==> flow/config.mk <==
export PLATFORM = sky130hd
export DESIGN_NAME = bike_mul
export DESIGN_NICKNAME = bike_mul
export VERILOG_FILES = /design/flow/design.v
export SDC_FILE = /design/flow/constraint.sdc
export NUM_CORES = 4
export LEC_CHECK = 0
export CAP_MARGIN = 20
export CORE_MARGIN = 2
export CORE_UTILIZATION = 67
export CTS_CLUSTER_DIAMETER = 364
export CTS_CLUSTER_SIZE = 15
export SETUP_SLACK_MARGIN = 0.3
export SLEW_MARGIN = 20
export TNS_END_PERCENT = 5
==> flow/constraint.sdc <==
create_clock -name core_clock -period 3.54 [get_ports {clk}]
set_input_delay 0.7080 -clock core_clock [delete_from_list [all_inputs] [get_ports {clk}]]
set_output_delay 0.7080 -clock core_clock [all_outputs]
set_load 0.01 [all_outputs]
==> flow/design.v <==
`timescale 1ns / 1ps
module mul_ctrl
#(  parameter 					r = 10163,
	parameter					G_DAT_DEP = 159,
	parameter                   G_ADDR_W = 8,
    parameter                   G_DAT_W = 64,
    parameter                   H_ADDR_W = 7,
    parameter                   H_DAT_W = 14,
    parameter					H_DAT_DEP = 71)
(
	input						clk,
	input 						rst_b,
	input 						start,
	output reg 					done,
	output reg [G_ADDR_W-1:0]	g_addra,
	output reg 					g_wea,
	output reg [G_DAT_W-1:0]	g_douta,
	input      [G_DAT_W-1:0]	g_dina, 
	output reg [G_ADDR_W-1:0]	g_addrb,
	output reg 					g_web,
	output reg [G_DAT_W-1:0]	g_doutb,
	input      [G_DAT_W-1:0]	g_dinb,
	output reg [H_ADDR_W-1:0]	h_addra,
	output reg 					h_wea,
	output reg [H_DAT_W-1:0]	h_douta,
	input      [H_DAT_W-1:0]	h_dina, 
	output reg [G_ADDR_W-1:0]	f_addra,
	output reg 					f_wea,
	output reg [G_DAT_W-1:0]	f_douta,
	input      [G_DAT_W-1:0]	f_dina
    );
wire [H_DAT_W-1:0] h_dina_inv;
wire [5:0] offset, offset2;
wire [G_DAT_W-7:0] base;
reg [3:0] cnt;
reg h_flag;
reg [5:0] offset_reg,offset_reg2;
reg [2*G_DAT_W-1:0] rotate;
reg g_rd_done;
reg ld_done;
reg rot_done;
reg [1:0] f_wr_done;
parameter 		INIT = 3'd0,  
				READ_H = 3'd1,  
				READ_G = 3'd2,  
				LOAD = 3'd3,  
				ROTATE = 3'd4,
				ADD = 3'd5,
				WRITE_F = 3'd6;
reg    [2:0]   state, next_state;
always @ (posedge clk)
	  if (!rst_b)            
			state <= INIT;        
	  else                  
			state <= next_state; 
always @(*) begin
    case (state)
        INIT: 
            if (start)
                next_state = READ_H;
            else
                next_state = INIT;  
        READ_H:
        	if (cnt == 2)
                next_state = READ_G;  
            else 
            	next_state = READ_H;          
        READ_G:
        	if (g_rd_done)
        		next_state = LOAD;
        	else 
        		next_state = READ_G;	
        LOAD:	
        	if (ld_done)
        		next_state = ROTATE;
        	else 
        		next_state = LOAD;
        ROTATE:
        	if (rot_done)
        		next_state = ADD;
        	else 
        		next_state = ROTATE;
        ADD:
        	next_state = WRITE_F;
        WRITE_F:
        	if (done)
        		next_state = INIT;
        	else if (h_flag)
        		next_state = READ_H;	
        	else 
        		next_state = ROTATE;
        default:
            next_state = INIT;        
    endcase
end
always @(posedge clk) begin
	case (state)
		INIT: begin
			done <= 0;
			g_rd_done <= 0;
			ld_done <= 0;
			rot_done <= 0;
			f_wr_done <= 0;
			h_flag <= 0;
			cnt <= 0;
			offset_reg <= 0;
			offset_reg2 <= 0;
			rotate <= {2*G_DAT_W{1'b0}};
			g_addra <= 0;
			g_wea <= 0;
			g_douta <= {G_DAT_W{1'b0}};
			g_addrb <= 0;
			g_web <= 0;
			g_doutb <= {G_DAT_W{1'b0}};	
			h_addra <= 0;
			h_wea <= 0;
			h_douta <= {H_DAT_W{1'b0}};
			f_addra <= 0;
			f_wea <= 0;
			f_douta <= {G_DAT_W{1'b0}};
		end
		READ_H: begin
			done <= 0;
			g_rd_done <= 0;
			ld_done <= 0;
			rot_done <= 0;
			f_wr_done <= 0;
			h_flag <= 0;
			if (cnt != 2)
				cnt <= cnt + 1;
			else 
				cnt <= 0;	
			offset_reg <= offset_reg;
			offset_reg2 <= offset_reg2;
			rotate <= {2*G_DAT_W{1'b0}};
			g_addra <= 0;
			g_wea <= 0;
			g_douta <= {G_DAT_W{1'b0}};
			g_addrb <= 0;
			g_web <= 0;
			g_doutb <= {G_DAT_W{1'b0}};	
			h_addra <= h_addra;
			h_wea <= 0;
			h_douta <= {H_DAT_W{1'b0}};
			f_addra <= 0;
			f_wea <= 0;
			f_douta <= {G_DAT_W{1'b0}};			
		end
		READ_G: begin
			done <= 0;
			rot_done <= 0;
			f_wr_done <= 0;
			h_flag <= 0;
			if (!g_rd_done)
				cnt <= cnt + 1'd1;
			else 
				cnt <= 0;	
			offset_reg <= offset;
			offset_reg2 <= offset;
			rotate <= {2*G_DAT_W{1'b0}};
			if (base == G_DAT_DEP - 2 && cnt == 0 && offset_reg > 50) begin  
				g_addra <= base;
				g_addrb <= base + 1'd1;
				g_rd_done <= 0;
				ld_done <= 0;
			end
			else if (base == G_DAT_DEP - 2 && cnt == 1 && offset_reg > 50) begin  
				g_addra <= base + 1'd1;
				g_addrb <= 0;
				g_rd_done <= 1;
				ld_done <= 0;
			end
			else  if (cnt == 0) begin
				g_addra <= base;
				g_addrb <= base == G_DAT_DEP - 1 ? 0 : base + 1'd1;
				g_rd_done <= 0;
				ld_done <= 0;
			end
			else begin
				g_addra <= base;
				g_addrb <= base == G_DAT_DEP - 1 ? 0 : base + 1'd1;
				g_rd_done <= 1;
				ld_done <= 0;
			end
			g_wea <= 0;
			g_douta <= {G_DAT_W{1'b0}};
			g_web <= 0;
			g_doutb <= {G_DAT_W{1'b0}};	
			h_addra <= h_addra;
			h_wea <= 0;
			h_douta <= {H_DAT_W{1'b0}};
			f_addra <= 0;
			f_wea <= 0;
			f_douta <= {G_DAT_W{1'b0}};			
		end
		LOAD: begin
			done <= 0;
			g_rd_done <= 0;
			rot_done <= 0;
			f_wr_done <= 0;
			h_flag <= 0;
			if (ld_done)
				offset_reg <= g_addra == 0 ? offset2 : offset;
			else 
				offset_reg <= offset_reg;	
			offset_reg2 <= offset_reg2;
			if (ld_done)
				cnt <= 0;
			else 
				cnt <= cnt + 1'b1;	
			if (base == G_DAT_DEP - 2 && cnt == 0 && offset_reg > 50) begin
				rotate <= {g_dina,g_dinb[G_DAT_W-1:G_DAT_W-51],13'd0};
				ld_done <= 1;
			end
			else if (base == G_DAT_DEP - 2 && cnt == 1 && offset_reg > 50) begin
				rotate <= {rotate[2*G_DAT_W-1:2*G_DAT_W-115],g_dinb[G_DAT_W-1:G_DAT_W-13]};
				ld_done <= 0;	
			end	
			else if (base == G_DAT_DEP - 1) begin
				rotate <= {g_dina[G_DAT_W-1:G_DAT_W-51],g_dinb,13'b0};
				ld_done <= 1;
			end
			else begin
				rotate <= {g_dina,g_dinb};
				ld_done <= 1;
			end
			if (cnt == 0) begin
				h_addra <= h_addra;	
				g_addra <= g_addra != G_DAT_DEP - 1 ? g_addra + 1'd1 : 0;
				g_addrb <= g_addrb != G_DAT_DEP - 1 ? g_addrb + 1'd1 : 0;
			end
			else begin
				h_addra <= h_addra;
				g_addra <= g_addra;
				g_addrb <= g_addrb;
			end
			g_wea <= 0;
			g_douta <= {G_DAT_W{1'b0}};
			g_web <= 0;
			g_doutb <= {G_DAT_W{1'b0}};	
			h_wea <= 0;
			h_douta <= {H_DAT_W{1'b0}};
			f_addra <= 0;
			f_wea <= 0;
			f_douta <= {G_DAT_W{1'b0}};
		end
		ROTATE: begin
			done <= 0;
			g_rd_done <= 0;
			ld_done <= 0;
			f_wr_done <= 0;
			h_flag <= h_flag;
			if (cnt == 5)
				cnt <= 0;
			else	
				cnt <= cnt + 1;
			if (cnt == 4)
				rot_done <= 1;
			else 
				rot_done <= 0;	
			if (cnt == 0 && offset_reg2[0])
				rotate <= {rotate[2*G_DAT_W-2:0],1'b0};
			else if (cnt == 1 && offset_reg2[1])
				rotate <= {rotate[2*G_DAT_W-3:0],2'b0};
			else if (cnt == 2 && offset_reg2[2])
				rotate <= {rotate[2*G_DAT_W-5:0],4'b0};
			else if (cnt == 3 && offset_reg2[3])
				rotate <= {rotate[2*G_DAT_W-9:0],8'b0};
			else if (cnt == 4 && offset_reg2[4])
				rotate <= {rotate[2*G_DAT_W-17:0],16'b0};
			else if (cnt == 5 && offset_reg2[5])
				rotate <= {rotate[2*G_DAT_W-33:0],32'b0};
			else 
				rotate <= rotate;	
			g_wea <= 0;
			g_douta <= {G_DAT_W{1'b0}};			
			g_web <= 0;
			g_doutb <= {G_DAT_W{1'b0}};	
			if (cnt == 2 && h_flag) begin  
				h_addra <= h_addra;
				g_addra <= base;
				g_addrb <= base + 1'd1 == G_DAT_DEP ? 0 : base + 1'd1;
				offset_reg <= offset; 
				offset_reg2 <= offset_reg2;
			end
			else if (cnt == 3 && base == G_DAT_DEP - 2 && offset_reg > 50 && h_flag) begin  
				h_addra <= h_addra;
				g_addra <= base + 1'b1;
				g_addrb <= 0;
				offset_reg <= offset_reg;
				offset_reg2 <= offset_reg2;
			end
			else if (cnt == 3 && g_addra == G_DAT_DEP - 2 && offset_reg > 50) begin  
				h_addra <= h_addra;
				g_addra <= G_DAT_DEP - 1;
				g_addrb <= 0;
				offset_reg <= offset_reg;
				offset_reg2 <= offset_reg2;
			end
			else begin
				h_addra <= h_addra;
				g_addra <= g_addra;
				g_addrb <= g_addrb;
				offset_reg <= offset_reg;
				offset_reg2 <= offset_reg2;
			end
			h_wea <= 0;
			h_douta <= {H_DAT_W{1'b0}};
			f_addra <= f_addra;
			f_wea <= 0;
			f_douta <= {G_DAT_W{1'b0}};	
		end
		ADD: begin
			if (h_addra == H_DAT_DEP-1'b1 && f_addra == G_DAT_DEP-1'b1) 
				done <= 1;
			else
				done <= 0;	
			g_rd_done <= 0;
			ld_done <= 0;
			rot_done <= 0;
			f_wr_done <= 0;	
			offset_reg <= offset_reg;
			offset_reg2 <= offset_reg2;
			cnt <= 0;
			if (g_addra == G_DAT_DEP-1 && offset_reg > 50)  
				rotate <= {g_dina,g_dinb[G_DAT_W-1:G_DAT_W-51],13'd0};
			else if (g_addra == G_DAT_DEP-1 && (offset_reg < 50 || offset_reg == 50))
				rotate <= {g_dina[G_DAT_W-1:G_DAT_W-51],g_dinb,13'd0};
			else 	
				rotate <= {g_dina,g_dinb};	
			g_addra <= g_addra;
			g_wea <= 0;
			g_douta <= {G_DAT_W{1'b0}};
			g_addrb <= g_addrb;
			g_web <= 0;
			g_doutb <= {G_DAT_W{1'b0}};	
			h_wea <= 0;
			h_douta <= {H_DAT_W{1'b0}};
			if (f_addra == G_DAT_DEP-1) begin
				h_addra <= h_addra + 1;
				h_flag <= 1;  
			end				
			else begin
				h_addra <= h_addra;	
				h_flag <= 0;
			end
			f_addra <= f_addra;
			f_wea <= 1;
			f_douta <= f_addra != G_DAT_DEP-1 ? f_dina ^ rotate[2*G_DAT_W-1:2*G_DAT_W-G_DAT_W] : {f_dina[G_DAT_W-1:G_DAT_W-51] ^ rotate[2*G_DAT_W-1:2*G_DAT_W-51],13'b0};
		end
		WRITE_F: begin	
			done <= 0;	
			g_rd_done <= 0;
			ld_done <= 0;
			rot_done <= 0;
			f_wr_done <= 0;
			if (g_addra == G_DAT_DEP-1) begin
				offset_reg <= offset2;	
				offset_reg2 <= offset_reg;			
			end
			else begin
				offset_reg <= offset_reg;
				offset_reg2 <= offset_reg;
			end	
			cnt <= 0;			
			if (g_addra == G_DAT_DEP-1 && offset_reg > 50) 
				rotate <= {rotate[2*G_DAT_W-1:2*G_DAT_W-115],g_dinb[G_DAT_W-1:G_DAT_W-13]};
			else 
				rotate <= rotate;	
			g_addra <= g_addra != G_DAT_DEP - 1 ? g_addra + 1'd1 : 0;
			g_wea <= 0;
			g_douta <= {G_DAT_W{1'b0}};
			g_addrb <= g_addrb != G_DAT_DEP - 1 ? g_addrb + 1'd1 : 0;
			g_web <= 0;
			g_doutb <= {G_DAT_W{1'b0}};	
			h_wea <= 0;
			h_addra <= h_addra;	
			h_douta <= {H_DAT_W{1'b0}};
			h_flag <= h_flag;
			if (f_addra != G_DAT_DEP-1)
				f_addra <= f_addra + 1'b1;
			else 
				f_addra <= 0;	
			f_wea <= 0;
			f_douta <= {G_DAT_W{1'b0}};	
		end
	endcase
end
assign h_dina_inv = h_dina == 0 ? 0 : r - h_dina;
assign base = h_dina_inv[H_DAT_W-1:6];
assign offset = h_dina_inv[5:0];
assign offset2 = offset > 50 ? offset-51 : offset+13; 
endmodule
`timescale 1ns / 1ps
module bike_mul
#(  parameter               G_ADDR_W = 8,
    parameter               G_DAT_W = 64,
    parameter               H_ADDR_W = 7,
    parameter               H_DAT_W = 14
    )
(
    input                   clk,
    input                   rst_b,
    input                   start,
    output reg              done,
    output reg [G_ADDR_W-1:0] g_addra,
    input      [G_DAT_W-1:0]  g_douta,
    output reg [G_ADDR_W-1:0] g_addrb,
    input      [G_DAT_W-1:0]  g_doutb,
    output reg [H_ADDR_W-1:0] h_addra,
    input      [H_DAT_W-1:0]  h_douta,
    output reg                f_wea,
    output reg [G_ADDR_W-1:0] f_addra,
    output reg [G_DAT_W-1:0]  f_dina,
    input      [G_DAT_W-1:0]  f_douta
    );
wire                    mul_done;
wire                    mul_g_wea, mul_g_web;
wire [G_ADDR_W-1:0]     mul_g_addra, mul_g_addrb;
wire [G_DAT_W-1:0]      mul_g_douta, mul_g_doutb;
wire                    mul_h_wea;
wire [H_ADDR_W-1:0]     mul_h_addra;
wire [H_DAT_W-1:0]      mul_h_douta;
wire                    mul_f_wea;
wire [G_ADDR_W-1:0]     mul_f_addra;
wire [G_DAT_W-1:0]      mul_f_douta;
mul_ctrl mul0_ctrl (
    .clk                    (clk),
    .rst_b                  (rst_b),
    .start                  (start),
    .done                   (mul_done),
    .g_addra                (mul_g_addra),
    .g_wea                  (mul_g_wea),
    .g_douta                (mul_g_douta),
    .g_dina                 (g_douta),
    .g_addrb                (mul_g_addrb),
    .g_web                  (mul_g_web),
    .g_doutb                (mul_g_doutb),
    .g_dinb                 (g_doutb),
    .h_addra                (mul_h_addra),
    .h_wea                  (mul_h_wea),
    .h_douta                (mul_h_douta),
    .h_dina                 (h_douta),
    .f_addra                (mul_f_addra),
    .f_wea                  (mul_f_wea),
    .f_douta                (mul_f_douta),
    .f_dina                 (f_douta)
    );
always @(posedge clk) begin
    if (!rst_b) begin
        done    <= 1'b0;
        g_addra <= 0;
        g_addrb <= 0;
        h_addra <= 0;
        f_wea   <= 1'b0;
        f_addra <= 0;
        f_dina  <= 0;
    end
    else begin
        done    <= mul_done;
        g_addra <= mul_g_addra;
        g_addrb <= mul_g_addrb;
        h_addra <= mul_h_addra;
        f_wea   <= mul_f_wea;
        f_addra <= mul_f_addra;
        f_dina  <= mul_f_douta;
    end
end
endmodule
==> flow/run.sh <==
#!/bin/bash
# the make line also repeats each setting of config.mk as NAME=value (left out here)
make -C /OpenROAD-flow-scripts/flow DESIGN_CONFIG=/design/flow/config.mk WORK_HOME=/design/flow/orfs CLKGATE_MAP_FILE= finish
==> Slide: Implementation Results, run 1 <==
Flow Results at a Glance

Die
  – Placement row count: 65
  – Number of top-level pins: 306
  – Std-Cell Core Area: 31640 sq um
  – Die Ht: 183.6 um
  – Effective utilization at floorplan: 68.30%
  – Die W: 183.6 um
  – Total die area: 33700 sq um

Layout
  – Sequential cell area in the final layout: 9440 sq um
  – MI comb area: 11320 sq um
  – Synth-to-Final Area Change: 22.84%
  – Post-layout utilization of the core: 83.90%
  – Finished Cell Area: 26540 sq um
  – # nets final: 2926
  – Filler cell count: 1752

Yosys
  – Xor and xnor fraction of the mapped netlist area: 4.134%
  – Number of cells in the yosys synthesis report: 2468
  – Synthesis warning total: 2
  – Seq/Total Area, Yosys: 43.68%
  – Fraction of synthesized area in multiplexers: 3.851%
  – Top cell area share: 34.05%
  – Cell with the most instances after synthesis: sky130_fd_sc_hd__nand2_1
  – Ys flops: 349
  – Adder-Cell Fraction of Synth Area: 1.216%
  – Async set-reset flop share out of synthesis: 0%
  – Aoi/oai-family share of the synthesized area: 21.77%
  – Most common flop cell mapped by yosys: sky130_fd_sc_hd__edfxtp_1
  – Leading post-synthesis cells by cell area: sky130_fd_sc_hd__edfxtp_1 (34%), sky130_fd_sc_hd__dfxtp_1 (9.6%), sky130_fd_sc_hd__nand2_1 (7.0%)
  – Dominant comb cell: AND-OR/OR-AND gates
  – Average footprint of a synthesized cell: 8.755 sq um
  – Nets at Floorplan: 2698
  – Area figure in the yosys stat output: 21610 sq um
  – Synth area leader: sky130_fd_sc_hd__edfxtp_1
  – Cell area after synthesis: 21610 sq um
  – Number of enable flip-flop cells: 245
  – Area fraction in and, or, nand and nor cells after synthesis: 20.20%
  – Post-synthesis instance total: 2468
  – Ranking of synthesized cells by instance count: sky130_fd_sc_hd__nand2_1 (402), sky130_fd_sc_hd__edfxtp_1 (245), sky130_fd_sc_hd__clkbuf_1 (209)
  – Count of distinct cell types in the synthesized netlist: 72

Global route
  – Wire length of the first global-routing pass: 125.2 mm
  – Initial antenna violation count: 4
  – Pin count of the biggest net entering global routing: 173
  – Gr ovfl total: 0
  – GRT Util Overall: 47.69%
  – Via count of the first global-routing pass: 21.62k

Power and ir drop
  – Leak Pwr: 10.12 nW
  – Sequential cell fraction of total power: 50.0%
  – Power consumed by combinational cells: 2.31 mW
  – Largest power group: registers
  – Psw: 3.356 mW
  – Switching fraction of total power: 31.62%
  – Seq. pwr: 5.31 mW
  – Worst VDD drop: 406.7 uV
  – Clk pwr share: 28.2%
  – Power density over the cells: 399.8 nW/um^2
  – Clock-net power: 2.99 mW
  – Int Power: 7.258 mW
  – Comb power frac: 21.7%

Clock tree
  – Maximum root-to-sink buffer count: 3
  – Number of buffers added to fix hold violations after cts: 0
  – CTS tree: done
  – Htree depth: 1
  – Cell at the root of the clock tree: sky130_fd_sc_hd__clkbuf_16
  – Clk sink count: 349
  – TritonCTS buffer count: 27
  – Clock Latency Late Sink: 0.59 ns
  – Clock transition time at the flip-flop clock pins of the worst setup and hold paths: 0.08 ns

Timing
  – Tightest Pin Transition: 0.8193 ns
  – Max Clock Skew: 0.02919 ns
  – Headroom to the max-slew limit: 45.38%
  – WHS: 0.4288 ns
  – Post-route fraction of the period consumed by the critical path: 90.58%
  – Maximum achievable frequency: 0.3119 GHz
  – Post-layout minimum cycle time: 3.207 ns
  – Number of failing hold endpoints at the final stage: 0
  – Setup violations, final: 0
  – Setup repair after global routing missed its margin: yes
  – Least setup slack across all paths after layout: 0.3335 ns
  – Number of pins exceeding their max-slew limit in the final report: 0

Critical path
  – Termination of the worst setup path: mul0_ctrl.rotate[121]
  – Crit Path Category: flip-flop to flip-flop
  – CP startpoint: mul0_ctrl.cnt[0]
  – Crit path largest cell delay: 0.62 ns
  – Worst setup slack for register-to-register paths: 0.33 ns
  – Critical Path Stages: 10
  – Reg2reg path depth: 10
  – Count of buffer and inverter cells on the critical path: 2
  – Required time of the critical path: 3.84 ns
  – Crit-path cells: inv_1, ha_1, nand3_4, buf_16, o21ai_0, a21oi_2, a21oi_1, a21oi_2, a21oi_1, o21ai_0
  – Critical Path Fanout Max: 88
  – Critical Path Source Type: flip-flop
  – Origin of the critical flop-to-flop path: mul0_ctrl.cnt[0]
  – Kind of cell adding the most delay to the critical path: AND-OR/OR-AND gates
  – Slowest cell on the critical path: sky130_fd_sc_hd__ha_1
  – CP arrival: 3.50 ns
  – CP endpoint kind: flip-flop
  – Capture instance of the worst register-to-register path: mul0_ctrl.rotate[121]

Placement
  – Cell area after placement: 25550 sq um
  – Post-detail-place hpwl: 53.27 mm
  – Count of buffers inserted at the top-level ports: 305
  – Placer Congestion: 0.9754
  – Worst setup slack after placement: -0.6326 ns

Routing
  – Router iterations before antenna repair: 17
  – Ratio of routed vias to standard cells: 7.447
  – Initial drt markers: 5779
  – Detailed-route wire length: 83.29 mm
  – Average wire per cell in the routed design: 26.67 um
  – DRT antenna net count: 0
  – Via Count: 23.26k
  – Remaining routing DRC violations: 0

Worst hold path
  – Hold Path Stages: 1
  – Launch instance of the worst min-delay path: mul0_ctrl.f_douta[7]
  – End point of the most critical hold path: f_dina[7]
  – Worst Hold Class: flip-flop to flip-flop

Job
  – Number of maximum-capacitance constraint violations: 0
  – Number of warnings the tools reported: 52

Status
  – Run status: timing/DRC/antenna clean
-- per-layer routing --
layer  part of all wire, %  vias up  track usage (%)
met3                    16      713            13.02
met2                    43     2549            73.52
met4                   8.6        0            29.15
met1                    32    10389            59.99
met5                     0        -                0
li1                      -     9607                -
-- per-stage QoR --
step                      cells  total power [mW]  TNS [ns]
after floorplan            2468             6.355   -164.59
after global placement     3059             7.371    -48.31
after detailed placement   3059             7.474    -88.51
after CTS                  3118             10.39         0
after global routing       3123             10.84         0
final                      3123             10.61         0
-- what timing repair did --
action	in CTS	in global routing
gates cloned	3	1
resized	22	18
endpoints found under the hold margin	0	0
endpoints found under the setup margin	136	83
pin swaps	24	11
setup buffers	6	0
-- layout make-up --
class	instances	area share (%)
tap	402	1.895
sequential	349	35.56
multi-input combinational	1846	42.63
clock inverter	2	0.09427
inverter	25	0.3630
antenna	4	0.03771
clock buffer	48	2.842
timing repair buffer	447	16.57
==> run 2, diff against run 1 <==
ABC_AREA = 1   (was unset)
CELL_PAD_IN_SITES_GLOBAL_PLACEMENT = 3   (was unset)
CORE_ASPECT_RATIO = 0.95   (was unset)
CORE_MARGIN = 5   (was 2)
CORE_UTILIZATION = 40   (was 67)
CTS_CLUSTER_DIAMETER = 144   (was 364)
CTS_CLUSTER_SIZE = 14   (was 15)
GPL_ROUTABILITY_DRIVEN = 1   (was unset)
GPL_TIMING_DRIVEN = 1   (was unset)
MIN_ROUTING_LAYER = met2   (was unset)
SETUP_SLACK_MARGIN = unset   (was 0.3)
TNS_END_PERCENT = 50   (was 5)
clock period = 7.8 ns   (was 3.54 ns; I/O delays follow)
==> run 2 against run 1 <==
Net effect:
- the flow now stops in 3_3_place_gp
- synthesized cell count rose by 25%
- die size rose by 84%
- area after synthesis rose by 5.5%
==> Slide: Implementation Results, run 2 <==
Run Summary

Yosys
  – Number of enable flip-flop cells: 245 (unchanged)
  – Nets at Floorplan: 3303 (+22%)
  – Average footprint of a synthesized cell: 7.421 sq um (-15%)
  – Adder-Cell Fraction of Synth Area: 1.152% (-0.064 points)
  – Number of cells in the yosys synthesis report: 3073 (+25%)
  – Count of distinct cell types in the synthesized netlist: 53 (-26%)
  – Seq/Total Area, Yosys: 41.39% (-2.3 points)
  – Fraction of synthesized area in multiplexers: 0% (-3.9 points)
  – Ranking of synthesized cells by instance count: sky130_fd_sc_hd__nand2_1 (635), sky130_fd_sc_hd__inv_1 (388), sky130_fd_sc_hd__o21ai_0 (371)
  – Top cell area share: 32.26% (-1.8 points)
  – Area fraction in and, or, nand and nor cells after synthesis: 19.22% (-0.98 points)
  – Async set-reset flop share out of synthesis: 0% (unchanged)
  – Synth area leader: sky130_fd_sc_hd__edfxtp_1
  – Aoi/oai-family share of the synthesized area: 24.96% (+3.2 points)
  – Post-synthesis instance total: 3073 (+25%)
  – Area figure in the yosys stat output: 22810 sq um (+5.5%)
  – Ys flops: 349 (unchanged)
  – Synthesis warning total: 2 (unchanged)
  – Xor and xnor fraction of the mapped netlist area: 2.842% (-1.3 points)
  – Cell with the most instances after synthesis: sky130_fd_sc_hd__nand2_1
  – Leading post-synthesis cells by cell area: sky130_fd_sc_hd__edfxtp_1 (32%), sky130_fd_sc_hd__nand2_1 (10%), sky130_fd_sc_hd__dfxtp_1 (9.1%)
  – Cell area after synthesis: 22810 sq um (+5.5%)
  – Most common flop cell mapped by yosys: sky130_fd_sc_hd__edfxtp_1
  – Dominant comb cell: AND-OR/OR-AND gates

Status
  – Stop Error: [ERROR GPL-0301] Utilization 100.526 % exceeds 100%.
  – Run status: stopped before the end
  – Stage reached: 3_3_place_gp

Die
  – Die Ht: 242.7 um (+32%)
  – Placement row count: 85 (+31%)
  – Std-Cell Core Area: 56580 sq um (+79%)
  – Die W: 255.0 um (+39%)
  – Effective utilization at floorplan: 40.31% (-28 points)
  – Total die area: 61890 sq um (+84%)
  – Number of top-level pins: 306 (unchanged)
==> run 3, diff against run 2 <==
ABC_AREA = unset   (was 1)
CELL_PAD_IN_SITES_GLOBAL_PLACEMENT = unset   (was 3)
CORE_ASPECT_RATIO = unset   (was 0.95)
CORE_MARGIN = 2   (was 5)
CORE_UTILIZATION = 65   (was 40)
CTS_CLUSTER_DIAMETER = unset   (was 144)
CTS_CLUSTER_SIZE = 37   (was 14)
GPL_ROUTABILITY_DRIVEN = unset   (was 1)
GPL_TIMING_DRIVEN = unset   (was 1)
MIN_ROUTING_LAYER = unset   (was met2)
PLACE_DENSITY = 0.6   (was unset)
SETUP_SLACK_MARGIN = 0.95   (was unset)
TNS_END_PERCENT = 70   (was 50)
clock period = 3.55 ns   (was 7.8 ns; I/O delays follow)
==> run 3 against run 2 <==
Net effect:
- the run fails in 5_1_grt
- area after synthesis decreased by 5.3%
- synthesized cell count shrank 20%
- die size fell by 44%
==> Slide: Implementation Results, run 3 <==
Run Summary

Placement
  – Cell area after placement: 25490 sq um
  – Post-detail-place hpwl: 53.19 mm
  – Count of buffers inserted at the top-level ports: 305
  – Placer Congestion: 0.9667

Yosys
  – Number of cells in the yosys synthesis report: 2468 (-20%)
  – Most common flop cell mapped by yosys: sky130_fd_sc_hd__edfxtp_1
  – Fraction of synthesized area in multiplexers: 3.851% (+3.9 points)
  – Ranking of synthesized cells by instance count: sky130_fd_sc_hd__nand2_1 (402), sky130_fd_sc_hd__edfxtp_1 (245), sky130_fd_sc_hd__clkbuf_1 (209)
  – Number of enable flip-flop cells: 245 (unchanged)
  – Ys flops: 349 (unchanged)
  – Aoi/oai-family share of the synthesized area: 21.77% (-3.2 points)
  – Area figure in the yosys stat output: 21610 sq um (-5.3%)
  – Area fraction in and, or, nand and nor cells after synthesis: 20.20% (+0.98 points)
  – Adder-Cell Fraction of Synth Area: 1.216% (+0.064 points)
  – Synth area leader: sky130_fd_sc_hd__edfxtp_1
  – Post-synthesis instance total: 2468 (-20%)
  – Synthesis warning total: 2 (unchanged)
  – Nets at Floorplan: 2698 (-18%)
  – Count of distinct cell types in the synthesized netlist: 72 (+36%)
  – Leading post-synthesis cells by cell area: sky130_fd_sc_hd__edfxtp_1 (34%), sky130_fd_sc_hd__dfxtp_1 (9.6%), sky130_fd_sc_hd__nand2_1 (7.0%)
  – Cell with the most instances after synthesis: sky130_fd_sc_hd__nand2_1
  – Cell area after synthesis: 21610 sq um (-5.3%)
  – Seq/Total Area, Yosys: 43.68% (+2.3 points)
  – Average footprint of a synthesized cell: 8.755 sq um (+18%)
  – Dominant comb cell: AND-OR/OR-AND gates
  – Xor and xnor fraction of the mapped netlist area: 4.134% (+1.3 points)
  – Top cell area share: 34.05% (+1.8 points)
  – Async set-reset flop share out of synthesis: 0% (unchanged)

Die
  – Std-Cell Core Area: 32620 sq um (-42%)
  – Number of top-level pins: 306 (unchanged)
  – Placement row count: 66 (-22%)
  – Die W: 186.3 um (-27%)
  – Die Ht: 186.3 um (-23%)
  – Total die area: 34720 sq um (-44%)
  – Effective utilization at floorplan: 66.24% (+26 points)

Clock tree
  – Maximum root-to-sink buffer count: 3
  – Htree depth: 2
  – TritonCTS buffer count: 37
  – Clk sink count: 349
  – Cell at the root of the clock tree: sky130_fd_sc_hd__clkbuf_16

Global route
  – GRT Util Overall: 61.31%
  – Gr ovfl total: 3

Status
  – Stop Error: [ERROR GRT-0232] Routing congestion too high. Check the congestion heatmap in the GUI.
  – Stage reached: 5_1_grt
  – Run status: stopped before the end
-- run 3: through the flow --
stage | worst slack [ns] | TNS, ns | cells | util, %
after floorplan | -1.220 | -146.74 | 2468 | -
after global placement | -0.3643 | -54.33 | 3088 | 78.16
after detailed placement | -0.5348 | -78.39 | 3088 | 78.16
after CTS | 0.6268 | 0 | 3214 | 86.55
-- run 3: repair_timing --
action	4_1_cts
endpoints found under the setup margin	336
hold buffers	0
cloned	23
resized	252
pin swaps	71
setup buffers	36
-- run 3: layer usage --
layer  overflow  global-route usage [%]
met1          0                   65.48
met2          0                   82.28
met3          2                   39.33
met4          1                   52.80
met5          0                   12.77
==> run 4, diff against run 3 <==
CORE_UTILIZATION = 40   (was 65)
CTS_CLUSTER_SIZE = unset   (was 37)
SETUP_SLACK_MARGIN = 1.68   (was 0.95)
TNS_END_PERCENT = unset   (was 70)
clock period = 6.37 ns   (was 3.55 ns; I/O delays follow)
==> run 4 against run 3 <==
Net effect:
- now clean on timing, DRC and antenna
- area after synthesis is the same
- synthesized cell count did not move
- die size rose by 61%
==> Slide: Implementation Results, run 4 <==
Flow Results at a Glance

Status
  – Run status: timing/DRC/antenna clean

Timing
  – Final-layout setup total negative slack: 0 ns
  – Setup violations, final: 0
  – Post-layout minimum cycle time: 4.585 ns
  – WHS: 0.4459 ns
  – Tightest Pin Transition: 1.076 ns
  – Maximum achievable frequency: 0.2181 GHz
  – Least setup slack across all paths after layout: 1.785 ns
  – Number of pins exceeding their max-slew limit in the final report: 0
  – Post-route fraction of the period consumed by the critical path: 71.97%
  – Headroom to the max-slew limit: 28.27%
  – Number of failing hold endpoints at the final stage: 0
  – Setup repair after global routing missed its margin: yes
  – Max Clock Skew: 0.01940 ns

Critical path
  – Required time of the critical path: 6.70 ns
  – Critical Path Fanout Max: 52
  – Termination of the worst setup path: mul0_ctrl.rotate[25]
  – Kind of cell adding the most delay to the critical path: buffers and inverters
  – Count of buffer and inverter cells on the critical path: 4
  – CP endpoint kind: flip-flop
  – Slowest cell on the critical path: sky130_fd_sc_hd__clkdlybuf4s50_1
  – Crit path largest cell delay: 0.66 ns
  – Crit Path Category: primary input to flip-flop
  – Critical Path Source Type: primary input
  – Capture instance of the worst register-to-register path: mul0_ctrl.rotate[23]
  – Critical Path Stages: 12
  – Worst setup slack for register-to-register paths: 2.16 ns
  – Origin of the critical flop-to-flop path: mul0_ctrl.cnt[0]
  – CP arrival: 4.91 ns
  – Crit-path cells: clkdlybuf4s50_1, inv_4, ha_4, and3b_1, xnor2_2, inv_2, ha_2, nand4_1, a211o_1, o21a_4, buf_4, a221o_1
  – CP startpoint: h_douta[2]
  – Reg2reg path depth: 8

Yosys
  – Cell with the most instances after synthesis: sky130_fd_sc_hd__nand2_1
  – Dominant comb cell: AND-OR/OR-AND gates
  – Seq/Total Area, Yosys: 43.68% (unchanged)
  – Most common flop cell mapped by yosys: sky130_fd_sc_hd__edfxtp_1
  – Top cell area share: 34.05% (unchanged)
  – Async set-reset flop share out of synthesis: 0% (unchanged)
  – Count of distinct cell types in the synthesized netlist: 72 (unchanged)
  – Area figure in the yosys stat output: 21610 sq um (unchanged)
  – Ranking of synthesized cells by instance count: sky130_fd_sc_hd__nand2_1 (402), sky130_fd_sc_hd__edfxtp_1 (245), sky130_fd_sc_hd__clkbuf_1 (209)
  – Nets at Floorplan: 2698 (unchanged)
  – Adder-Cell Fraction of Synth Area: 1.216% (unchanged)
  – Xor and xnor fraction of the mapped netlist area: 4.134% (unchanged)
  – Synthesis warning total: 2 (unchanged)
  – Post-synthesis instance total: 2468 (unchanged)
  – Number of enable flip-flop cells: 245 (unchanged)
  – Average footprint of a synthesized cell: 8.755 sq um (unchanged)
  – Fraction of synthesized area in multiplexers: 3.851% (unchanged)
  – Cell area after synthesis: 21610 sq um (unchanged)
  – Aoi/oai-family share of the synthesized area: 21.77% (unchanged)
  – Synth area leader: sky130_fd_sc_hd__edfxtp_1
  – Area fraction in and, or, nand and nor cells after synthesis: 20.20% (unchanged)
  – Number of cells in the yosys synthesis report: 2468 (unchanged)
  – Leading post-synthesis cells by cell area: sky130_fd_sc_hd__edfxtp_1 (34%), sky130_fd_sc_hd__dfxtp_1 (9.6%), sky130_fd_sc_hd__nand2_1 (7.0%)
  – Ys flops: 349 (unchanged)

Die
  – Std-Cell Core Area: 53600 sq um (+64%)
  – Die W: 236.4 um (+27%)
  – Number of top-level pins: 306 (unchanged)
  – Die Ht: 236.4 um (+27%)
  – Effective utilization at floorplan: 40.31% (-26 points)
  – Total die area: 55900 sq um (+61%)
  – Placement row count: 85 (+29%)

Clock tree
  – CTS tree: done
  – Maximum root-to-sink buffer count: 3 (unchanged)
  – TritonCTS buffer count: 41 (+11%)
  – Cell at the root of the clock tree: sky130_fd_sc_hd__clkbuf_16
  – Htree depth: 2 (unchanged)
  – Clk sink count: 349 (unchanged)
  – Clock Latency Late Sink: 0.59 ns
  – Clock transition time at the flip-flop clock pins of the worst setup and hold paths: 0.06 ns
  – Number of buffers added to fix hold violations after cts: 0 (unchanged)

Placement
  – Count of buffers inserted at the top-level ports: 305 (unchanged)
  – Post-detail-place hpwl: 55.24 mm (+3.9%)
  – Worst setup slack after placement: 1.316 ns (+1.851 ns)
  – Placer Congestion: 0.9510 (-1.6%)

Power and ir drop
  – Largest power group: registers
  – Worst VDD drop: 170.2 uV
  – Sequential cell fraction of total power: 44.9%
  – Seq. pwr: 2.94 mW
  – Clk pwr share: 37.4%
  – Leak Pwr: 9.792 nW
  – Switching fraction of total power: 29.84%
  – Power density over the cells: 247.9 nW/um^2
  – Comb power frac: 17.7%
  – Int Power: 4.594 mW
  – Psw: 1.954 mW
  – Power consumed by combinational cells: 1.16 mW
  – Clock-net power: 2.45 mW

Layout
  – MI comb area: 11240 sq um
  – # nets final: 2831
  – Synth-to-Final Area Change: 22.23%
  – Filler cell count: 5081
  – Sequential cell area in the final layout: 9442 sq um

Routing
  – Remaining routing DRC violations: 0
  – Via Count: 20.92k
  – Ratio of routed vias to standard cells: 6.271
  – Average wire per cell in the routed design: 24.49 um
  – Initial drt markers: 3306
  – Detailed-route wire length: 81.67 mm
  – DRT antenna net count: 0
  – Router iterations before antenna repair: 10

Worst hold path
  – Hold Path Stages: 1
  – End point of the most critical hold path: f_dina[12]
  – Worst Hold Class: flip-flop to flip-flop
  – Launch instance of the worst min-delay path: mul0_ctrl.f_douta[12]

Global route
  – GRT Util Overall: 28.35%
  – Initial antenna violation count: 5
  – Pin count of the biggest net entering global routing: 116
  – Wire length of the first global-routing pass: 124.0 mm
  – Via count of the first global-routing pass: 19.80k
  – Gr ovfl total: 0

Job
  – Number of maximum-capacitance constraint violations: 0
  – Number of warnings the tools reported: 53
[run 4: timing repair]
item                                    CTS  global route
gates resized                             0             2
buffers inserted                          0             2
endpoints found under the setup margin    0           214
[run 4: final cells by class]
| class | instances | share of cell area, % |
|---|---|---|
| Multi-Input combinational cell | 1844 | 42.55 |
| Sequential cell | 349 | 35.75 |
| Timing Repair Buffer | 340 | 12.59 |
| Clock buffer | 57 | 4.813 |
| Tap cell | 696 | 3.297 |
| Clock inverter | 19 | 0.5969 |
| Inverter | 25 | 0.3648 |
| Antenna cell | 5 | 0.04737 |
[run 4: through the flow]
step	std cells	util (%)	power (mW)	instance area, sq um
3_5_place_dp	3252	46.54	4.122	24950
6_report	3335	49.28	6.548	26410
5_1_grt	3332	49.26	6.787	26410
2_1_floorplan	2468	-	3.532	21700
3_3_place_gp	3251	46.51	4.108	24930
4_1_cts	3328	49.21	6.570	26380
[run 4: routing by layer]
| metal | track usage, % | vias to the layer above | part of all wire, % | wire (um) |
|---|---|---|---|---|
| met5 | 0 | - | 0.032 | 26 |
| met4 | 11.24 | 4 | 4.4 | 3595 |
| met3 | 6.366 | 196 | 11 | 8869 |
| met2 | 43.44 | 1342 | 44 | 36110 |
| met1 | 38.82 | 9958 | 40 | 33070 |
| li1 | - | 9415 | - | - |
==> run 5, diff against run 4 <==
CAP_MARGIN = 40   (was 20)
CELL_PAD_IN_SITES_GLOBAL_PLACEMENT = 1   (was unset)
CORE_MARGIN = 4   (was 2)
CORE_UTILIZATION = 68   (was 40)
CTS_CLUSTER_DIAMETER = 399   (was unset)
CTS_CLUSTER_SIZE = 70   (was unset)
MAX_ROUTING_LAYER = met5   (was unset)
MIN_ROUTING_LAYER = met2   (was unset)
PLACE_DENSITY = unset   (was 0.6)
SETUP_SLACK_MARGIN = unset   (was 1.68)
TNS_END_PERCENT = 5   (was unset)
clock period = 9.85 ns   (was 6.37 ns; I/O delays follow)
==> run 5 against run 4 <==
Net effect:
- die size shrank 38%
- synthesized cell count unchanged
- area after synthesis unchanged
- the run now fails in 3_1_place_gp_skip_io
==> Slide: Implementation Results, run 5 <==
Run Summary

Yosys
  – Aoi/oai-family share of the synthesized area: 21.77% (unchanged)
  – Number of cells in the yosys synthesis report: 2468 (unchanged)
  – Cell area after synthesis: 21610 sq um (unchanged)
  – Average footprint of a synthesized cell: 8.755 sq um (unchanged)
  – Async set-reset flop share out of synthesis: 0% (unchanged)
  – Xor and xnor fraction of the mapped netlist area: 4.134% (unchanged)
  – Count of distinct cell types in the synthesized netlist: 72 (unchanged)
  – Area fraction in and, or, nand and nor cells after synthesis: 20.20% (unchanged)
  – Synthesis warning total: 2 (unchanged)
  – Seq/Total Area, Yosys: 43.68% (unchanged)
  – Top cell area share: 34.05% (unchanged)
  – Nets at Floorplan: 2698 (unchanged)
  – Synth area leader: sky130_fd_sc_hd__edfxtp_1
  – Dominant comb cell: AND-OR/OR-AND gates
  – Cell with the most instances after synthesis: sky130_fd_sc_hd__nand2_1
  – Area figure in the yosys stat output: 21610 sq um (unchanged)
  – Number of enable flip-flop cells: 245 (unchanged)
  – Most common flop cell mapped by yosys: sky130_fd_sc_hd__edfxtp_1
  – Adder-Cell Fraction of Synth Area: 1.216% (unchanged)
  – Fraction of synthesized area in multiplexers: 3.851% (unchanged)
  – Post-synthesis instance total: 2468 (unchanged)
  – Ranking of synthesized cells by instance count: sky130_fd_sc_hd__nand2_1 (402), sky130_fd_sc_hd__edfxtp_1 (245), sky130_fd_sc_hd__clkbuf_1 (209)
  – Leading post-synthesis cells by cell area: sky130_fd_sc_hd__edfxtp_1 (34%), sky130_fd_sc_hd__dfxtp_1 (9.6%), sky130_fd_sc_hd__nand2_1 (7.0%)
  – Ys flops: 349 (unchanged)

Die
  – Effective utilization at floorplan: 68.65% (+28 points)
  – Placement row count: 65 (-24%)
  – Die W: 186.3 um (-21%)
  – Std-Cell Core Area: 31470 sq um (-41%)
  – Die Ht: 186.3 um (-21%)
  – Total die area: 34690 sq um (-38%)

Status
  – Stage reached: 3_1_place_gp_skip_io
  – Stop Error: [ERROR GPL-0301] Utilization 102.677 % exceeds 100%.
  – Run status: stopped before the end
==> run 6, diff against run 5 <==
CAP_MARGIN = 20   (was 40)
CELL_PAD_IN_SITES_GLOBAL_PLACEMENT = unset   (was 1)
CORE_MARGIN = 2   (was 4)
CORE_UTILIZATION = 40   (was 68)
CTS_CLUSTER_DIAMETER = unset   (was 399)
CTS_CLUSTER_SIZE = unset   (was 70)
MAX_ROUTING_LAYER = unset   (was met5)
MIN_ROUTING_LAYER = unset   (was met2)
PLACE_DENSITY = 0.6   (was unset)
TNS_END_PERCENT = unset   (was 5)
clock period = 9.96 ns   (was 9.85 ns; I/O delays follow)
==> run 6 against run 5 <==
Net effect:
- now clean on timing, DRC and antenna
- synthesized cell count is the same
- area after synthesis is the same
- die size grew 61%
==> Slide: Implementation Results, run 6 <==
Flow Results at a Glance

Status
  – Run status: timing/DRC/antenna clean

Power and ir drop
  – Largest power group: registers
  – Clock-net power: 1.59 mW
  – Switching fraction of total power: 29.54%
  – Clk pwr share: 37.7%
  – Power consumed by combinational cells: 0.737 mW
  – Worst VDD drop: 111.0 uV
  – Psw: 1.242 mW
  – Leak Pwr: 9.721 nW
  – Power density over the cells: 160.1 nW/um^2
  – Int Power: 2.963 mW
  – Comb power frac: 17.5%
  – Seq. pwr: 1.88 mW
  – Sequential cell fraction of total power: 44.8%

Critical path
  – Origin of the critical flop-to-flop path: mul0_ctrl.cnt[0]
  – Worst setup slack for register-to-register paths: 4.94 ns
  – Kind of cell adding the most delay to the critical path: simple AND/OR/NAND/NOR gates
  – Critical Path Source Type: primary input
  – Count of buffer and inverter cells on the critical path: 5
  – CP startpoint: h_douta[2]
  – CP arrival: 6.80 ns
  – Crit-path cells: clkdlybuf4s50_1, inv_1, ha_1, nor4b_1, nand4_1, o21a_1, inv_1, ha_1, nand4_1, nor3_2, a31oi_4, buf_4, buf_4
  – Critical Path Fanout Max: 73
  – Slowest cell on the critical path: sky130_fd_sc_hd__nor3_2
  – Reg2reg path depth: 9
  – Termination of the worst setup path: mul0_ctrl.rotate[116]
  – Capture instance of the worst register-to-register path: mul0_ctrl.rotate[116]
  – Crit Path Category: primary input to flip-flop
  – Critical Path Stages: 13
  – CP endpoint kind: flip-flop
  – Required time of the critical path: 10.13 ns
  – Crit path largest cell delay: 0.88 ns

Yosys
  – Seq/Total Area, Yosys: 43.68% (unchanged)
  – Leading post-synthesis cells by cell area: sky130_fd_sc_hd__edfxtp_1 (34%), sky130_fd_sc_hd__dfxtp_1 (9.6%), sky130_fd_sc_hd__nand2_1 (7.0%)
  – Most common flop cell mapped by yosys: sky130_fd_sc_hd__edfxtp_1
  – Cell area after synthesis: 21610 sq um (unchanged)
  – Top cell area share: 34.05% (unchanged)
  – Number of cells in the yosys synthesis report: 2468 (unchanged)
  – Area fraction in and, or, nand and nor cells after synthesis: 20.20% (unchanged)
  – Xor and xnor fraction of the mapped netlist area: 4.134% (unchanged)
  – Ranking of synthesized cells by instance count: sky130_fd_sc_hd__nand2_1 (402), sky130_fd_sc_hd__edfxtp_1 (245), sky130_fd_sc_hd__clkbuf_1 (209)
  – Number of enable flip-flop cells: 245 (unchanged)
  – Post-synthesis instance total: 2468 (unchanged)
  – Dominant comb cell: AND-OR/OR-AND gates
  – Synthesis warning total: 2 (unchanged)
  – Ys flops: 349 (unchanged)
  – Synth area leader: sky130_fd_sc_hd__edfxtp_1
  – Async set-reset flop share out of synthesis: 0% (unchanged)
  – Average footprint of a synthesized cell: 8.755 sq um (unchanged)
  – Adder-Cell Fraction of Synth Area: 1.216% (unchanged)
  – Fraction of synthesized area in multiplexers: 3.851% (unchanged)
  – Nets at Floorplan: 2698 (unchanged)
  – Cell with the most instances after synthesis: sky130_fd_sc_hd__nand2_1
  – Area figure in the yosys stat output: 21610 sq um (unchanged)
  – Aoi/oai-family share of the synthesized area: 21.77% (unchanged)
  – Count of distinct cell types in the synthesized netlist: 72 (unchanged)

Clock tree
  – Cell at the root of the clock tree: sky130_fd_sc_hd__clkbuf_16
  – Clock Latency Late Sink: 0.58 ns
  – Maximum root-to-sink buffer count: 3
  – TritonCTS buffer count: 42
  – Total setup buffers inserted after CTS: 0
  – Clock transition time at the flip-flop clock pins of the worst setup and hold paths: 0.06 ns
  – CTS resizes: 0
  – CTS tree: done
  – Number of buffers added to fix hold violations after cts: 0
  – Clk sink count: 349
  – Htree depth: 2

Timing
  – Tightest Pin Transition: 1.092 ns
  – Setup repair after global routing missed its margin: no
  – Max Clock Skew: 0.02261 ns
  – Number of pins exceeding their max-slew limit in the final report: 0
  – Post-route fraction of the period consumed by the critical path: 66.55%
  – Maximum achievable frequency: 0.1509 GHz
  – Number of failing hold endpoints at the final stage: 0
  – Setup violations, final: 0
  – Final-layout setup total negative slack: 0 ns
  – WHS: 0.4447 ns
  – Post-layout minimum cycle time: 6.628 ns
  – Headroom to the max-slew limit: 26.78%

Global route
  – Gr ovfl total: 0
  – Via count of the first global-routing pass: 19.47k
  – Initial antenna violation count: 4
  – Wire length of the first global-routing pass: 122.3 mm
  – Pin count of the biggest net entering global routing: 115
  – GRT Util Overall: 28.01%

Job
  – Number of maximum-capacitance constraint violations: 0
  – Number of warnings the tools reported: 45

Routing
  – Via Count: 20.80k
  – Average wire per cell in the routed design: 24.35 um
  – Ratio of routed vias to standard cells: 6.252
  – Initial drt markers: 3142
  – Router iterations before antenna repair: 9
  – Detailed-route wire length: 81.02 mm
  – Remaining routing DRC violations: 0
  – DRT antenna net count: 0

Worst hold path
  – Launch instance of the worst min-delay path: mul0_ctrl.f_douta[14]
  – Worst Hold Class: flip-flop to flip-flop
  – End point of the most critical hold path: f_dina[14]
  – Hold Path Stages: 1

Die
  – Number of top-level pins: 306
  – Std-Cell Core Area: 53600 sq um (+70%)
  – Die W: 236.4 um (+27%)
  – Effective utilization at floorplan: 40.31% (-28 points)
  – Die Ht: 236.4 um (+27%)
  – Total die area: 55900 sq um (+61%)
  – Placement row count: 85 (+31%)

Placement
  – Placer Congestion: 0.9105
  – Count of buffers inserted at the top-level ports: 305
  – Post-detail-place hpwl: 54.88 mm

Layout
  – MI comb area: 11170 sq um
  – Filler cell count: 5098
  – # nets final: 2825
  – Sequential cell area in the final layout: 9442 sq um
  – Synth-to-Final Area Change: 21.55%
  – Post-layout utilization of the core: 49.00%
[run 6: metrics by stage]
step                      instance area (sq um)  total power, mW  instances  worst slack [ns]
final                                     26260            4.205       3327             3.332
after global placement                    24820            2.622       3245             3.157
after CTS                                 26250            4.218       3325             3.458
after detailed placement                  24840            2.633       3247             2.849
after floorplan                           21610            2.258       2468             2.083
after global routing                      26260            4.362       3327             3.089
[run 6: layout make-up]
| cell class | instances | area share, % |
|---|---|---|
| clock inverters | 28 | 1.196 |
| inverters | 25 | 0.3573 |
| flip-flops and latches | 349 | 35.95 |
| well taps | 696 | 3.316 |
| repair buffers | 333 | 12.42 |
| clock buffers | 50 | 4.192 |
| multi-input cells | 1844 | 42.55 |
| diodes | 2 | 0.01906 |
[run 6: metal layers]
layer	vias up	share of wire, %	wire, um	global-route usage [%]
met5	-	0.032	26	0
met4	4	3.8	3055	10.91
met3	189	11	8706	5.325
met2	1357	44	35280	42.13
met1	9852	42	33960	39.72
li1	9398	-	-	-
==> run 7, diff against run 6 <==
CORE_ASPECT_RATIO = 1.99   (was unset)
CORE_UTILIZATION = 69   (was 40)
CTS_CLUSTER_DIAMETER = 327   (was unset)
CTS_CLUSTER_SIZE = 50   (was unset)
GPL_TIMING_DRIVEN = 0   (was unset)
HOLD_SLACK_MARGIN = -0.09   (was unset)
PLACE_DENSITY = 0.65   (was 0.6)
SETUP_SLACK_MARGIN = -0.51   (was unset)
TNS_END_PERCENT = 5   (was unset)
clock period = 8.0 ns   (was 9.96 ns; I/O delays follow)
==> run 7 against run 6 <==
Net effect:
- the flow now stops in 5_1_grt
- die size down 41%
- synthesized cell count unchanged
- area after synthesis unchanged
==> Slide: Implementation Results, run 7 <==
Run Summary

Placement
  – Worst setup slack after placement: 1.314 ns (-1.535 ns)
  – Placed cell count: 3194 (-1.6%)
  – Cell area after placement: 25360 sq um (+2.1%)
  – Count of buffers inserted at the top-level ports: 300 (-1.6%)
  – Post-detail-place hpwl: 67.73 mm (+23%)
  – Placer Congestion: 1.330 (+46%)

Yosys
  – Dominant comb cell: AND-OR/OR-AND gates
  – Post-synthesis instance total: 2468 (unchanged)
  – Top cell area share: 34.05% (unchanged)
  – Xor and xnor fraction of the mapped netlist area: 4.134% (unchanged)
  – Cell with the most instances after synthesis: sky130_fd_sc_hd__nand2_1
  – Fraction of synthesized area in multiplexers: 3.851% (unchanged)
  – Nets at Floorplan: 2698 (unchanged)
  – Synthesis warning total: 2 (unchanged)
  – Async set-reset flop share out of synthesis: 0% (unchanged)
  – Synth area leader: sky130_fd_sc_hd__edfxtp_1
  – Adder-Cell Fraction of Synth Area: 1.216% (unchanged)
  – Count of distinct cell types in the synthesized netlist: 72 (unchanged)
  – Seq/Total Area, Yosys: 43.68% (unchanged)
  – Area fraction in and, or, nand and nor cells after synthesis: 20.20% (unchanged)
  – Cell area after synthesis: 21610 sq um (unchanged)
  – Ys flops: 349 (unchanged)
  – Aoi/oai-family share of the synthesized area: 21.77% (unchanged)
  – Area figure in the yosys stat output: 21610 sq um (unchanged)
  – Ranking of synthesized cells by instance count: sky130_fd_sc_hd__nand2_1 (402), sky130_fd_sc_hd__edfxtp_1 (245), sky130_fd_sc_hd__clkbuf_1 (209)
  – Most common flop cell mapped by yosys: sky130_fd_sc_hd__edfxtp_1
  – Number of enable flip-flop cells: 245 (unchanged)
  – Leading post-synthesis cells by cell area: sky130_fd_sc_hd__edfxtp_1 (34%), sky130_fd_sc_hd__dfxtp_1 (9.6%), sky130_fd_sc_hd__nand2_1 (7.0%)
  – Average footprint of a synthesized cell: 8.755 sq um (unchanged)
  – Number of cells in the yosys synthesis report: 2468 (unchanged)

Die
  – Effective utilization at floorplan: 69.77% (+29 points)
  – Number of top-level pins: 306 (unchanged)
  – Std-Cell Core Area: 30970 sq um (-42%)
  – Placement row count: 91 (+7.1%)
  – Total die area: 32830 sq um (-41%)
  – Die W: 129.4 um (-45%)
  – Die Ht: 253.6 um (+7.3%)

Status
  – Run status: stopped before the end
  – Stop Error: [ERROR GRT-0116] Global routing finished with congestion. Check the congestion regions in the DRC Viewer.
  – Stage reached: 5_1_grt

Clock tree
  – CTS resizes: 0 (unchanged)
  – Htree depth: 1 (-1)
  – Cell at the root of the clock tree: sky130_fd_sc_hd__clkbuf_16
  – TritonCTS buffer count: 10 (-76%)
  – Maximum root-to-sink buffer count: 3 (unchanged)
  – Number of buffers added to fix hold violations after cts: 0 (unchanged)
  – Total setup buffers inserted after CTS: 0 (unchanged)
  – Clk sink count: 349 (unchanged)

Global route
  – GRT Util Overall: 61.29%
  – Gr ovfl total: 87
run 7: per-layer routing:
metal | overflow | track usage, %
met1 | 1 | 60.08
met2 | 31 | 85.28
met3 | 4 | 37.18
met4 | 51 | 60.58
met5 | 0 | 7.313
==> run 8, diff against run 7 <==
CORE_ASPECT_RATIO = unset   (was 1.99)
CORE_UTILIZATION = 68   (was 69)
CTS_CLUSTER_DIAMETER = unset   (was 327)
CTS_CLUSTER_SIZE = unset   (was 50)
GPL_TIMING_DRIVEN = unset   (was 0)
PLACE_DENSITY = 0.6   (was 0.65)
SETUP_SLACK_MARGIN = unset   (was -0.51)
TNS_END_PERCENT = unset   (was 5)
clock period = 6.52 ns   (was 8.0 ns; I/O delays follow)
==> run 8 against run 7 <==
Net effect:
- the run now finishes clean
- area after synthesis unchanged
- die size up 1.2%
- synthesized cell count unchanged
==> Slide: Implementation Results, run 8 <==
Flow Results at a Glance

Critical path
  – Crit path largest cell delay: 0.55 ns
  – Critical Path Stages: 14
  – Kind of cell adding the most delay to the critical path: AND-OR/OR-AND gates
  – Count of buffer and inverter cells on the critical path: 4
  – Crit-path cells: clkdlybuf4s50_1, inv_1, ha_1, nor4b_1, nand4_1, o21a_1, inv_1, ha_1, nand4_1, a211o_1, o21a_2, buf_4, a222oi_1, nand3_1
  – Slowest cell on the critical path: sky130_fd_sc_hd__a211o_1
  – CP arrival: 5.76 ns
  – Required time of the critical path: 6.80 ns
  – Reg2reg path depth: 8
  – CP endpoint kind: flip-flop
  – Termination of the worst setup path: mul0_ctrl.rotate[50]
  – Origin of the critical flop-to-flop path: mul0_ctrl.cnt[0]
  – Critical Path Fanout Max: 64
  – CP startpoint: h_douta[2]
  – Capture instance of the worst register-to-register path: mul0_ctrl.rotate[19]
  – Crit Path Category: primary input to flip-flop
  – Worst setup slack for register-to-register paths: 1.87 ns
  – Critical Path Source Type: primary input

Yosys
  – Number of cells in the yosys synthesis report: 2468 (unchanged)
  – Seq/Total Area, Yosys: 43.68% (unchanged)
  – Fraction of synthesized area in multiplexers: 3.851% (unchanged)
  – Most common flop cell mapped by yosys: sky130_fd_sc_hd__edfxtp_1
  – Area fraction in and, or, nand and nor cells after synthesis: 20.20% (unchanged)
  – Number of enable flip-flop cells: 245 (unchanged)
  – Synth area leader: sky130_fd_sc_hd__edfxtp_1
  – Adder-Cell Fraction of Synth Area: 1.216% (unchanged)
  – Cell with the most instances after synthesis: sky130_fd_sc_hd__nand2_1
  – Area figure in the yosys stat output: 21610 sq um (unchanged)
  – Average footprint of a synthesized cell: 8.755 sq um (unchanged)
  – Synthesis warning total: 2 (unchanged)
  – Ys flops: 349 (unchanged)
  – Leading post-synthesis cells by cell area: sky130_fd_sc_hd__edfxtp_1 (34%), sky130_fd_sc_hd__dfxtp_1 (9.6%), sky130_fd_sc_hd__nand2_1 (7.0%)
  – Count of distinct cell types in the synthesized netlist: 72 (unchanged)
  – Dominant comb cell: AND-OR/OR-AND gates
  – Nets at Floorplan: 2698 (unchanged)
  – Top cell area share: 34.05% (unchanged)
  – Ranking of synthesized cells by instance count: sky130_fd_sc_hd__nand2_1 (402), sky130_fd_sc_hd__edfxtp_1 (245), sky130_fd_sc_hd__clkbuf_1 (209)
  – Aoi/oai-family share of the synthesized area: 21.77% (unchanged)
  – Post-synthesis instance total: 2468 (unchanged)
  – Async set-reset flop share out of synthesis: 0% (unchanged)
  – Cell area after synthesis: 21610 sq um (unchanged)
  – Xor and xnor fraction of the mapped netlist area: 4.134% (unchanged)

Layout
  – Post-layout utilization of the core: 82.14%
  – Synth-to-Final Area Change: 19.34%
  – # nets final: 2824

Worst hold path
  – Launch instance of the worst min-delay path: mul0_ctrl.f_douta[21]
  – Worst Hold Class: flip-flop to flip-flop
  – Hold Path Stages: 1
  – End point of the most critical hold path: f_dina[21]

Power and ir drop
  – Largest power group: registers
  – Worst VDD drop: 191.6 uV
  – Clock-net power: 2.20 mW
  – Power density over the cells: 241.4 nW/um^2
  – Psw: 1.886 mW
  – Seq. pwr: 2.88 mW
  – Comb power frac: 18.4%
  – Sequential cell fraction of total power: 46.3%
  – Power consumed by combinational cells: 1.14 mW
  – Int Power: 4.338 mW
  – Clk pwr share: 35.3%
  – Switching fraction of total power: 30.30%
  – Leak Pwr: 9.658 nW

Timing
  – Setup violations, final: 0
  – Max Clock Skew: 0.01353 ns
  – WHS: 0.4461 ns
  – Number of pins exceeding their max-slew limit in the final report: 0
  – Maximum achievable frequency: 0.1825 GHz
  – Setup repair after global routing missed its margin: no
  – Headroom to the max-slew limit: 25.29%
  – Number of failing hold endpoints at the final stage: 0
  – Post-route fraction of the period consumed by the critical path: 84.04%
  – Final-layout setup total negative slack: 0 ns
  – Post-layout minimum cycle time: 5.479 ns
  – Tightest Pin Transition: 1.121 ns

Status
  – Run status: timing/DRC/antenna clean

Routing
  – Initial drt markers: 4288
  – Router iterations before antenna repair: 17
  – Remaining routing DRC violations: 0
  – Via Count: 21.99k
  – Ratio of routed vias to standard cells: 7.258
  – Average wire per cell in the routed design: 25.54 um
  – Detailed-route wire length: 77.35 mm
  – DRT antenna net count: 0

Clock tree
  – Number of buffers added to fix hold violations after cts: 0 (unchanged)
  – Total setup buffers inserted after CTS: 0 (unchanged)
  – CTS tree: done
  – Cell at the root of the clock tree: sky130_fd_sc_hd__clkbuf_16
  – CTS resizes: 0 (unchanged)
  – Htree depth: 2 (+1)
  – Maximum root-to-sink buffer count: 3 (unchanged)
  – TritonCTS buffer count: 38 (+28)
  – Clock Latency Late Sink: 0.55 ns
  – Clock transition time at the flip-flop clock pins of the worst setup and hold paths: 0.06 ns
  – Clk sink count: 349 (unchanged)

Placement
  – Placer Congestion: 1.001 (-25%)
  – Count of buffers inserted at the top-level ports: 305 (+1.7%)
  – Post-detail-place hpwl: 49.38 mm (-27%)

Job
  – Number of warnings the tools reported: 53
  – Number of maximum-capacitance constraint violations: 0

Die
  – Die Ht: 182.3 um (-28%)
  – Placement row count: 65 (-29%)
  – Total die area: 33220 sq um (+1.2%)
  – Number of top-level pins: 306 (unchanged)
  – Die W: 182.3 um (+41%)
  – Std-Cell Core Area: 31390 sq um (+1.4%)
  – Effective utilization at floorplan: 68.83% (-0.94 points)

Global route
  – GRT Util Overall: 45.28%
  – Via count of the first global-routing pass: 20.66k
  – Gr ovfl total: 0
  – Initial antenna violation count: 3
  – Pin count of the biggest net entering global routing: 114
  – Wire length of the first global-routing pass: 118.3 mm
[run 8: per-stage QoR]
| stage | instance area, sq um | worst slack (ns) | total power [mW] | instances |
|---|---|---|---|---|
| 2_1_floorplan | 21620 | 0.9326 | 3.447 | 2468 |
| 3_3_place_gp | 24490 | 0.8738 | 3.942 | 2954 |
| 3_5_place_dp | 24490 | 0.6308 | 3.986 | 2954 |
| 4_1_cts | 25740 | 1.130 | 6.151 | 3024 |
| 5_1_grt | 25780 | 0.5858 | 6.379 | 3028 |
| 6_report | 25790 | 1.041 | 6.224 | 3029 |
[run 8: area by class of cell]
| class | instances | area [sq um] |
|---|---|---|
| Multi-Input combinational cell | 1844 | 11170 |
| Sequential cell | 349 | 9440 |
| Fill cell | 1849 | 5605 |
| Timing Repair Buffer | 336 | 3314 |
| Clock buffer | 52 | 1054 |
| Tap cell | 402 | 503.0 |
| Clock inverter | 18 | 200.2 |
| Inverter | 25 | 93.84 |
| Antenna cell | 3 | 7.507 |
[run 8: layer usage]
layer | wire length (um) | track usage (%) | up-vias
li1 | - | - | 9404
met1 | 25950 | 56.73 | 10009
met2 | 34560 | 71.08 | 2118
met3 | 11240 | 10.96 | 452
met4 | 5534 | 27.87 | 2
met5 | 60 | 1.481 | -
==> run 9, diff against run 8 <==
CORE_UTILIZATION = 58   (was 68)
HOLD_SLACK_MARGIN = unset   (was -0.09)
clock period = 3.74 ns   (was 6.52 ns; I/O delays follow)
==> run 9 against run 8 <==
Net effect:
- largest cell class unchanged
- routed wire length down 1.8%
- highest routed layer unchanged
- cell area up 3.9%
- clock skew up 0.016 ns
- combinational power up 81%
- sequential share of layout area down 1.4 points
- critical path type unchanged
- critical endpoint is now mul0_ctrl.rotate[54]
- sequential cell count unchanged
- largest power group unchanged
==> Slide: Implementation Results, run 9 <==
Flow Results at a Glance

Critical path
  – CP startpoint: h_douta[2]
  – Capture instance of the worst register-to-register path: mul0_ctrl.rotate[102]
  – Termination of the worst setup path: mul0_ctrl.rotate[54]
  – Crit-path cells: clkdlybuf4s50_1, inv_4, ha_4, nand3b_1, nor4_1, o211ai_1, a211o_4, buf_4, a211o_1, o21a_2, buf_12, a222oi_1, nand3_1
  – Worst setup slack for register-to-register paths: 0.61 ns (-1.26 ns)
  – Required time of the critical path: 4.04 ns (-2.76 ns)
  – Kind of cell adding the most delay to the critical path: AND-OR/OR-AND gates
  – Reg2reg path depth: 9 (+1)
  – Critical Path Stages: 13 (-1)
  – Critical Path Source Type: primary input
  – Crit path largest cell delay: 0.55 ns (about the same)
  – CP arrival: 3.91 ns (-1.85 ns)
  – Slowest cell on the critical path: sky130_fd_sc_hd__clkdlybuf4s50_1
  – Count of buffer and inverter cells on the critical path: 4 (unchanged)

Yosys
  – Average footprint of a synthesized cell: 8.755 sq um (unchanged)
  – Seq/Total Area, Yosys: 43.68% (unchanged)
  – Ys flops: 349 (unchanged)
  – Async set-reset flop share out of synthesis: 0% (unchanged)
  – Count of distinct cell types in the synthesized netlist: 72 (unchanged)
  – Cell area after synthesis: 21610 sq um (unchanged)
  – Most common flop cell mapped by yosys: sky130_fd_sc_hd__edfxtp_1
  – Nets at Floorplan: 2698 (unchanged)
  – Number of enable flip-flop cells: 245 (unchanged)
  – Dominant comb cell: AND-OR/OR-AND gates
  – Aoi/oai-family share of the synthesized area: 21.77% (unchanged)
  – Area fraction in and, or, nand and nor cells after synthesis: 20.20% (unchanged)
  – Area figure in the yosys stat output: 21610 sq um (unchanged)
  – Cell with the most instances after synthesis: sky130_fd_sc_hd__nand2_1
  – Top cell area share: 34.05% (unchanged)
  – Xor and xnor fraction of the mapped netlist area: 4.134% (unchanged)
  – Leading post-synthesis cells by cell area: sky130_fd_sc_hd__edfxtp_1 (34%), sky130_fd_sc_hd__dfxtp_1 (9.6%), sky130_fd_sc_hd__nand2_1 (7.0%)

Clock tree
  – Clock Latency Late Sink: 0.58 ns (+0.03 ns)
  – Htree depth: 2 (unchanged)
  – Total setup buffers inserted after CTS: 0 (unchanged)
  – CTS tree: done
  – TritonCTS buffer count: 39 (+2.6%)
  – Clk sink count: 349 (unchanged)
  – Cell at the root of the clock tree: sky130_fd_sc_hd__clkbuf_16

Worst hold path
  – End point of the most critical hold path: f_dina[14]
  – Launch instance of the worst min-delay path: mul0_ctrl.f_douta[14]
  – Hold Path Stages: 1 (unchanged)

Status
  – Run status: timing/DRC/antenna clean

Routing
  – Ratio of routed vias to standard cells: 6.767 (-6.8%)
  – Remaining routing DRC violations: 0 (unchanged)
  – Via Count: 21.56k (-1.9%)
  – Initial drt markers: 3872 (-9.7%)

Timing
  – Setup violations, final: 0 (unchanged)
  – Final-layout setup total negative slack: 0 ns (unchanged)
  – Maximum achievable frequency: 0.2772 GHz
  – Number of pins exceeding their max-slew limit in the final report: 0 (unchanged)
  – Post-route fraction of the period consumed by the critical path: 96.46% (+12 points)
  – Max Clock Skew: 0.02981 ns (+0.01629 ns)

Die
  – Std-Cell Core Area: 36610 sq um (+17%)
  – Die W: 197.0 um (+8.1%)
  – Effective utilization at floorplan: 59.02% (-9.8 points)

Global route
  – Pin count of the biggest net entering global routing: 143 (+25%)
  – Gr ovfl total: 0 (unchanged)
  – Via count of the first global-routing pass: 20.36k (-1.5%)
  – Wire length of the first global-routing pass: 116.2 mm (-1.8%)

Power and ir drop
  – Clk pwr share: 34.6% (-0.7 points)
  – Worst VDD drop: 306.4 uV (+60%)
  – Leak Pwr: 10.21 nW (+5.7%)
  – Largest power group: registers
  – Comb power frac: 19.0% (+0.6 points)
  – Psw: 3.176 mW (+68%)
  – Overall power: 10.80 mW (+74%)
  – Seq. pwr: 5.01 mW (+74%)

Layout
  – Final non-filler cell total: 3186 (+5.2%)

Placement
  – Count of buffers inserted at the top-level ports: 305 (unchanged)
  – Placed cell count: 3114 (+5.4%)
  – Cell area after placement: 25520 sq um (+4.2%)
## run 9: area by class of cell
type / instances / area [sq um]
clock inverter: 15 / 141.4
clock buffer: 54 / 1092
timing repair buffer: 429 / 4184
antenna: 2 / 5.005
inverter: 25 / 96.34
sequential: 349 / 9440
multi-input combinational: 1844 / 11250
fill: 2695 / 9819
tap: 468 / 585.6
## run 9: timing repair
item / in CTS / in global routing
hold buffers: 0 / 0
setup endpoints to repair: 0 / 61
gates resized: 0 / 3
## run 9: layer usage
metal,vias up,routed length [um],share of wire [%],GRT usage (%)
li1,9578,-,-,-
met5,-,15,0.020,0
met2,1714,33780,44,59.66
met4,2,4001,5.3,18.49
met3,300,9675,13,8.366
met1,9966,28460,37,50.99
Power is estimated from default activity; no workload was simulated.
